==> flow/design.v (excerpt) <==
module mult_top(
	input 							clk, 
	input							rst_n,
	input							pipe_flush,
	input 			[32-1:0] 	mcand,
	input 			[32-1:0] 	mplier,
	input 			[4:0]	 		func,
	output logic 	[32-1:0] 	result
);
	localparam [4:0] ALU_ADD    = 5'h00;
	localparam [4:0] ALU_MUL    = 5'h0a;
	localparam [4:0] ALU_MULH   = 5'h0b;
	localparam [4:0] ALU_MULHSU = 5'h0c;
	localparam [4:0] ALU_MULHU  = 5'h0d;
	logic [32-1:0] mcand_in, mplier_in;
    logic signed [32-1:0] signed_mcand_in, signed_mplier_in;
    logic [2*32-1:0] product_out;
	logic signed [2*32-1:0] signed_product_out;
	logic [4:0] func_d0;
	logic [4:0] func_d1;
	assign mcand_in = mcand;
    assign mplier_in = mplier;
    assign signed_mcand_in = mcand;
    assign signed_mplier_in = mplier;
	always@(posedge clk or negedge rst_n) begin 
		if(~rst_n)begin 
			func_d0 <= ALU_ADD;
			func_d1 <= ALU_ADD;
		end
		else if(pipe_flush)begin
			func_d0 <= ALU_ADD;
			func_d1 <= ALU_ADD;
		end
		else begin
			func_d0 <= func;
			func_d1 <= func_d0;
		end
	end
    always_comb begin
        case(func_d1)
            ALU_MUL:	begin
            	result = signed_product_out[32-1:0];
            end    
            ALU_MULH:	begin
            	result = signed_product_out[2*32-1:32];
            end   
            ALU_MULHSU:	begin
            	result = product_out[2*32-1:32];
            end
            ALU_MULHU:	begin
            	result = product_out[2*32-1:32];
            end  
            default:	begin
            	result = 32'hfacebeec;   
            end    
        endcase
    end
	mult u_mult_signed(
		.clk(clk),
		.rst_n(rst_n),
		.pipe_flush(pipe_flush),
		.a({{32{signed_mcand_in[31]}},signed_mcand_in}),
		.b({{32{signed_mplier_in[31]}},signed_mplier_in}),
		.result(signed_product_out)
	);
	mult u_mult_unsigned(
		.clk(clk),
		.rst_n(rst_n),
		.pipe_flush(pipe_flush),
		.a({{32{mcand_in[31] & (func == ALU_MULHSU)}},mcand_in}),
		.b({32'b0,mplier_in}),
  ...
Settings: LEC_CHECK=0, CAP_MARGIN=20, CORE_MARGIN=2, CORE_UTILIZATION=66, CTS_CLUSTER_SIZE=57, SLEW_MARGIN=20; clock period 9.24 ns.
run.sh (not shown) runs the stock make flow with config.mk's settings and CLKGATE_MAP_FILE=.
The first run completed and failed the layout checks on negative setup slack.
Rerun with:
CORE_UTILIZATION = 40   (was 66)
CTS_CLUSTER_SIZE = default   (was 57)
clock period = 12.2 ns   (was 9.24 ns; I/O delays follow)
This time the run passed the timing, design-rule and antenna checks.
Via count went down by 13%.
Worst setup slack gets better by 0.65 ns.
Cell area decreases by 13%.
Die size rose by 64%.
Register-to-register slack improved by 3.0 ns.
Core utilization decreases by 39 points.
Area after synthesis does not change.
Clock skew stays flat.
Non-clock buffer count fell by 1213.
Flip-flop count stays the same.
Rerun with:
CORE_UTILIZATION = 68   (was 40)
CTS_CLUSTER_SIZE = 37   (was default)
MAX_ROUTING_LAYER = met4   (was default)
clock period = 8.84 ns   (was 12.2 ns; I/O delays follow)
Result: Now the flow ran to the end with violations: negative setup slack. Count of clock-buffer cells in the layout drops by 6. Global-route usage climbs by 24 points. Die size drops by 41%. Non-clock buffer count climbs by 1242. Worst hold slack improves by 0.010 ns. Cell area climbs by 16%. Via count climbs by 22%. Worst setup slack degrades by 2.0 ns. Register-to-register slack degrades by 3.5 ns.
Rerun with:
CORE_UTILIZATION = 72   (was 68)
CTS_CLUSTER_SIZE = default   (was 37)
PLACE_DENSITY_LB_ADDON = 0.01   (was default)
The changed run failed in 5_1_grt (GRT-0232).
Die size decreases by 5.5%.
Synthesized area is unchanged.
Synthesized cell count is unchanged.


job 101:
The RTL this note starts from:
==> flow/design.v <==
`timescale 1ns/100ps
module mult(
	input 			clk,				
	input 			rst_n,				
	input 			pipe_flush,				
	input 	[63:0] 	a,				
	input 	[63:0] 	b,				
	output 	[63:0] 	result				
);
	wire [63:0] result_tmp;
	reg [63:0] pipe_reg_0;
	reg [63:0] pipe_reg_1;
	assign result_tmp = a*b;
	assign result = pipe_reg_1;
	always@(posedge clk or negedge rst_n) begin
		if(~rst_n) begin
			pipe_reg_0 <= 0;
			pipe_reg_1 <= 0;
		end
		else if(pipe_flush) begin
			pipe_reg_0 <= 0;
			pipe_reg_1 <= 0;
		end
		else begin
			pipe_reg_0 <= result_tmp;
			pipe_reg_1 <= pipe_reg_0;
		end
	end
endmodule  
`timescale 1ns/100ps
module mult_top(
	input 							clk, 
	input							rst_n,
	input							pipe_flush,
	input 			[32-1:0] 	mcand,
	input 			[32-1:0] 	mplier,
	input 			[4:0]	 		func,
	output logic 	[32-1:0] 	result
);
	localparam [4:0] ALU_ADD    = 5'h00;
	localparam [4:0] ALU_MUL    = 5'h0a;
	localparam [4:0] ALU_MULH   = 5'h0b;
	localparam [4:0] ALU_MULHSU = 5'h0c;
	localparam [4:0] ALU_MULHU  = 5'h0d;
	logic [32-1:0] mcand_in, mplier_in;
    logic signed [32-1:0] signed_mcand_in, signed_mplier_in;
    logic [2*32-1:0] product_out;
	logic signed [2*32-1:0] signed_product_out;
	logic [4:0] func_d0;
	logic [4:0] func_d1;
	assign mcand_in = mcand;
    assign mplier_in = mplier;
    assign signed_mcand_in = mcand;
    assign signed_mplier_in = mplier;
	always@(posedge clk or negedge rst_n) begin 
		if(~rst_n)begin 
			func_d0 <= ALU_ADD;
			func_d1 <= ALU_ADD;
		end
		else if(pipe_flush)begin
			func_d0 <= ALU_ADD;
			func_d1 <= ALU_ADD;
		end
		else begin
			func_d0 <= func;
			func_d1 <= func_d0;
		end
	end
    always_comb begin
        case(func_d1)
            ALU_MUL:	begin
            	result = signed_product_out[32-1:0];
            end    
            ALU_MULH:	begin
            	result = signed_product_out[2*32-1:32];
            end   
            ALU_MULHSU:	begin
            	result = product_out[2*32-1:32];
            end
            ALU_MULHU:	begin
            	result = product_out[2*32-1:32];
            end  
            default:	begin
            	result = 32'hfacebeec;   
            end    
        endcase
    end
	mult u_mult_signed(
		.clk(clk),
		.rst_n(rst_n),
		.pipe_flush(pipe_flush),
		.a({{32{signed_mcand_in[31]}},signed_mcand_in}),
		.b({{32{signed_mplier_in[31]}},signed_mplier_in}),
		.result(signed_product_out)
	);
	mult u_mult_unsigned(
		.clk(clk),
		.rst_n(rst_n),
		.pipe_flush(pipe_flush),
		.a({{32{mcand_in[31] & (func == ALU_MULHSU)}},mcand_in}),
		.b({32'b0,mplier_in}),
		.result(product_out)
	);
endmodule
==> flow/config.mk <==
export PLATFORM = sky130hd
export DESIGN_NAME = mult_top
export DESIGN_NICKNAME = mult_top
export VERILOG_FILES = /design/flow/design.v
export SDC_FILE = /design/flow/constraint.sdc
export NUM_CORES = 4
export LEC_CHECK = 0
export CAP_MARGIN = 20
export CORE_MARGIN = 2
export CORE_UTILIZATION = 72
export MAX_ROUTING_LAYER = met4
export PLACE_DENSITY_LB_ADDON = 0.01
export SETUP_SLACK_MARGIN = 2.59
export SLEW_MARGIN = 20
==> flow/constraint.sdc <==
create_clock -name core_clock -period 8.69 [get_ports {clk}]
set_input_delay 1.7380 -clock core_clock [delete_from_list [all_inputs] [get_ports {clk}]]
set_output_delay 1.7380 -clock core_clock [all_outputs]
set_load 0.01 [all_outputs]
Status: job 101 FAILED at global routing (5_1_grt) (tool error)
Relative to job 101, the following input files were edited for job 102:
Settings: SETUP_SLACK_MARGIN removed (was 2.59); the clock period (ns, I/O delays scaled along) changed from 8.69 to 10.5.
==> comparison <==
- Job 102 closes out successfully: all stages finished, all timing, DRC and antenna checks passed.
- Per the comparison of job 102 with job 101, synthesized cell count neither gained nor lost much; count of clock tree sinks saw little to no change.
- Summary of job 102 over job 101: weighted congestion reported at the end of routability-driven placement moved down; area after synthesis level; sequential area share after synthesis level.


RTL: the design.v shown in full above, as it stands there.
Settings: LEC_CHECK=0, CAP_MARGIN=20, CORE_MARGIN=2, CORE_UTILIZATION=71, CTS_CLUSTER_SIZE=37, SETUP_SLACK_MARGIN=2.49, SLEW_MARGIN=20; clock period 8.68 ns.
The first run aborted during 5_1_grt, error GRT-0232.
Edit:
- CORE_UTILIZATION: 71 -> 67
- CTS_CLUSTER_SIZE: 37 -> unset
- SETUP_SLACK_MARGIN: 2.49 -> unset
- clock period: 8.68 -> 11.0 ns (I/O delays scaled with it)
The new run passed the timing, design-rule and antenna checks. Synthesized cell count does not change. Synthesized area is unchanged. Die area rose by a few percent.
Edit:
- CORE_UTILIZATION: 67 -> 40
- clock period: 11.0 -> 13.0 ns (I/O delays scaled with it)
Count of clock-buffer cells in the layout decreases by 3.
Final cell count increases by 9.6%.
Setup slack improved by 310 ps.
Flip-flop count does not change.
Wire length decreases by 0.82%.
Area after synthesis stays the same.
Hold slack got worse by 6.9 ps.
Synthesized cell count is unchanged.
Die size increases by 67%.


== job 4177 ==
Starts from the design.v that is shown in full above.
clock: 8.84 ns
lec_check: 0
cap_margin: 25
core_margin: 2
core_utilization: 72
cts_cluster_size: 37
max_routing_layer: met4
place_density: 0.66
setup_slack_margin: 2.55
slew_margin: 20
Run status, job 4177: aborted in 5_1_grt, error GRT-0232
The following lists how job 3114 was set up differently from job 4177:
# job 4177
export LEC_CHECK = 0
export CAP_MARGIN = 25
export CORE_MARGIN = 2
export CORE_UTILIZATION = 72
export CTS_CLUSTER_SIZE = 37
export MAX_ROUTING_LAYER = met4
export PLACE_DENSITY = 0.66
export SETUP_SLACK_MARGIN = 2.55
export SLEW_MARGIN = 20
create_clock -name core_clock -period 8.84 [get_ports {clk}]
# job 3114
export LEC_CHECK = 0
export CAP_MARGIN = 25
export CORE_MARGIN = 2
export CORE_UTILIZATION = 68
export CTS_CLUSTER_SIZE = 37
export MAX_ROUTING_LAYER = met4
export PLACE_DENSITY = 0.66
export SLEW_MARGIN = 20
create_clock -name core_clock -period 8.84 [get_ports {clk}]
==> comparison <==
The remaining runs in job 4177 and job 3114 completed every stage, whereas job 4177 halted early.
No final results exist for job 4177, since it was stopped by error GRT-0232 during 5_1_grt.
Final checks on job 3114, whose flow otherwise completed, came back failing, citing setup timing.
Total number of placement rows was lower in the run labelled job 4177.
Any difference in synthesized flop and latch total between job 3114 and job 4177 is small enough to ignore.
Summary — global placer's final weighted congestion, job 3114 relative to job 4177: lower, by 0.0097.
The run showing the smaller floorplan core density is job 3114.
Relative to job 4177, cell area after placement has decreased by 540 sq um in job 3114.
Going from job 4177 to job 3114, synthesis area per yosys about even, number of buffers inserted by post-CTS setup repair went down 18%.


== run 1 ==
// mult_top: RTL as listed in full above, without the edits since
Settings: LEC_CHECK=0, ABC_AREA=1, CAP_MARGIN=20, CELL_PAD_IN_SITES_GLOBAL_PLACEMENT=0, CORE_ASPECT_RATIO=0.89, CORE_MARGIN=2, CORE_UTILIZATION=50, GPL_ROUTABILITY_DRIVEN=0, GPL_TIMING_DRIVEN=0, MAX_ROUTING_LAYER=met5, MIN_ROUTING_LAYER=met1, PLACE_DENSITY_LB_ADDON=0.02, SETUP_SLACK_MARGIN=2.2, SLEW_MARGIN=10; clock period 10.0 ns.
Run 1 finished every step from synthesis to the final layout, and the layout passed the timing, design-rule and antenna checks.
diff inputs: run 1 => run 2
Settings: ABC_AREA removed (was 1); GPL_ROUTABILITY_DRIVEN removed (was 0); CELL_PAD_IN_SITES_GLOBAL_PLACEMENT removed (was 0); CORE_UTILIZATION changed from 50 to 40; PLACE_DENSITY_LB_ADDON changed from 0.02 to 0.29; MIN_ROUTING_LAYER removed (was met1); SLEW_MARGIN changed from 10 to 20; SETUP_SLACK_MARGIN removed (was 2.2); MAX_ROUTING_LAYER changed from met5 to met4; GPL_TIMING_DRIVEN removed (was 0); the clock period (ns, I/O delays scaled along) changed from 10.0 to 13.0.
### Flow results
In summary, run 2 completed successfully, with a layout that passed the timing, design-rule and antenna checks.
Run 2 reports its beginning of the critical path as mplier[18] while run 1 reports func[4].
The higher post-synthesis chip area from yosys came out of run 1.
Summary of run 2 over run 1: synthesized cell area decreased about 4%, first-iteration DRC count shows a reduction of 52%, routed wire length shows a reduction of about 37%, post-synthesis to final-layout area growth saw a decrease.
Lower number of standard cells after synthesis goes to run 2 over run 1.
Effective utilization at floorplan sits lower in run 2 than in run 1.
In run 2 the met2 demand-to-capacity share in global routing turned out 22 points lower than in run 1.
Number of clock buffer instances in the layout: run 2 higher than run 1
Register-to-register slack sits higher in run 2 than in run 1.
Changes in run 3 relative to run 2:
Settings: CORE_UTILIZATION now 72, was 40; TNS_END_PERCENT now 45, previously not set; PLACE_DENSITY_LB_ADDON no longer set, was 0.29; MAX_ROUTING_LAYER no longer set, was met4; CTS_CLUSTER_SIZE now 100, previously not set; CORE_ASPECT_RATIO no longer set, was 0.89; the clock period (ns, I/O delays scaled along) now 7.34, was 13.0.
Results
What ended run 3 was a tool error in global routing; the run never finished.
Between run 2 and run 3, the worst setup timing slack at the placement stage is lower for run 3.
Count of library flops with an enable pin delta (run 2 -> run 3): insignificant
From run 2 to run 3 the numbers moved as follows: area enclosed by the die boundary decreased 44%; post-CTS setup buffer count went up; post-cts gate resize count increased 878.
Relative to run 2, the weighted congestion at the end of routability-driven global placement measured on run 3 has increased by a few percent.
Looking at HPWL after detailed placement across both flows, run 3 is the weaker of the two, with run 2 ahead.
Run 3 has height of the chip below what run 2 had.
### run 3 -> run 4
Settings: setting SETUP_SLACK_MARGIN to -0.25 for the first time; removing CTS_CLUSTER_SIZE (formerly 100); changing CORE_UTILIZATION from 72 to 68; removing TNS_END_PERCENT (formerly 45); changing the clock period (ns, I/O delays scaled along) from 7.34 to 8.68.
### Flow results
Status run 4: flow complete, layout not clean - setup timing. Re number of port buffers: no difference whatsoever between run 4 and run 3. Cell count after placement: run 4 vs run 3 up 0.65%. Run 4: core utilization before placement is 4.3 points lower than what run 3 reported. | final weighted congestion in routability-driven placement | run 4 vs run 3 | about 1% higher |. Taking run 3 as the reference, in run 4 total die size rose by 0.0062 mm2; synthesized area per cell roughly the same; chip height now sits higher. Per the comparison of run 4 with run 3, core area grew by 6.3%, pre-CTS setup slack grew by 1.11 ns.
The following lists how run 5 was set up differently from run 4:
Settings: CTS_CLUSTER_SIZE newly set to 45; CAP_MARGIN changed from 20 to 15; CORE_UTILIZATION changed from 68 to 71.
Results
- Run 5: aborted in global routing (tool error)
- Post-placement setup slack in run 5 vs run 4: down 0.093 ns
- Status: cell area after placement parity (run 5, run 4)
- [compare] base=run 4 new=run 5: number of nets in the synthesized netlist held steady, register bit count reported by yosys essentially unchanged.


RTL: the design.v shown in full above, as it stands there.
export LEC_CHECK = 0
export CAP_MARGIN = 20
export CORE_MARGIN = 2
export CORE_UTILIZATION = 71
export CTS_CLUSTER_SIZE = 33
export SETUP_SLACK_MARGIN = 2.47
export SLEW_MARGIN = 20
create_clock -name core_clock -period 8.68 [get_ports {clk}]
The starting point ended with an error in global routing.
==> next run, changes <==
CORE_UTILIZATION = 63   (was 71)
CTS_CLUSTER_SIZE = 57   (was 33)
SETUP_SLACK_MARGIN = unset   (was 2.47)
clock period = 10.5 ns   (was 8.68 ns; I/O delays follow)
After rerunning:
- With this change the flow produced a clean layout
- synthesized cell count is unchanged
- die size came out higher by 13%
- synthesized area stays the same
==> next run, changes <==
CORE_UTILIZATION = 59   (was 63)
CTS_CLUSTER_SIZE = unset   (was 57)
clock period = 12.2 ns   (was 10.5 ns; I/O delays follow)
Outcome: Wire length grows slightly. Synthesized area does not change. Clock-buffer cell count goes up by 6. Via count shrinks slightly.


zinc:
Starts from the design.v that is shown in full above.
clock: 11.0 ns
lec_check: 0
cap_margin: 20
core_margin: 2
core_utilization: 72
cts_cluster_diameter: 28
place_density_lb_addon: 0.3
slew_margin: 20
In summary, zinc completed successfully, with a layout that passed the timing, design-rule and antenna checks.
The inputs of cedar differ from those of zinc as listed below.
# zinc
export LEC_CHECK = 0
export CAP_MARGIN = 20
export CORE_MARGIN = 2
export CORE_UTILIZATION = 72
export CTS_CLUSTER_DIAMETER = 28
export PLACE_DENSITY_LB_ADDON = 0.3
export SLEW_MARGIN = 20
create_clock -name core_clock -period 11.0 [get_ports {clk}]
# cedar
export LEC_CHECK = 0
export CAP_MARGIN = 20
export CORE_MARGIN = 2
export CORE_UTILIZATION = 72
export CTS_CLUSTER_DIAMETER = 376
export CTS_CLUSTER_SIZE = 99
export PLACE_DENSITY = 0.39
export SLEW_MARGIN = 20
export TNS_END_PERCENT = 5
create_clock -name core_clock -period 3.85 [get_ports {clk}]
### Flow results
The log for cedar ends in global routing with error ODB-0269, so the run never completed.
Comparing zinc against cedar, there is no change at all in count of standard-cell rows.
Diff zinc..cedar | fraction of registers with async set or reset after synthesis | negligible
From zinc to cedar the numbers moved as follows: cell count after placement saw an increase, count of cells resized by post-cts repair saw an increase, pre-CTS setup slack saw a decrease, number of primary I/O pins saw little to no change, synthesized instance count saw little to no change.
In cedar the number of buffers inserted by post-CTS setup repair turned out 44 higher than in zinc.
As far as overall die area goes, zinc and cedar are indistinguishable; the numbers are identical.
#### Input delta (nickel over cedar)
# cedar
export LEC_CHECK = 0
export CAP_MARGIN = 20
export CORE_MARGIN = 2
export CORE_UTILIZATION = 72
export CTS_CLUSTER_DIAMETER = 376
export CTS_CLUSTER_SIZE = 99
export PLACE_DENSITY = 0.39
export SLEW_MARGIN = 20
export TNS_END_PERCENT = 5
create_clock -name core_clock -period 3.85 [get_ports {clk}]
# nickel
export LEC_CHECK = 0
export CAP_MARGIN = 20
export CORE_MARGIN = 2
export CORE_UTILIZATION = 72
export CTS_CLUSTER_DIAMETER = 226
export MAX_ROUTING_LAYER = met4
export PLACE_DENSITY_LB_ADDON = 0.01
export SLEW_MARGIN = 20
export TNS_END_PERCENT = 5
create_clock -name core_clock -period 8.66 [get_ports {clk}]
### Flow results
Comparing cedar against nickel, there is no change at all in vertical die size.
Compared with cedar, in nickel CTS buffer count now larger, HPWL after detailed placement now larger.
Relative to cedar, weighted congestion at the end of routability-driven global placement increased by 0.013 in nickel.
Tool error GRT-0232 stopped nickel during global routing; no final results.
Chip area from the yosys synthesis statistics came out exactly the same in cedar and nickel.
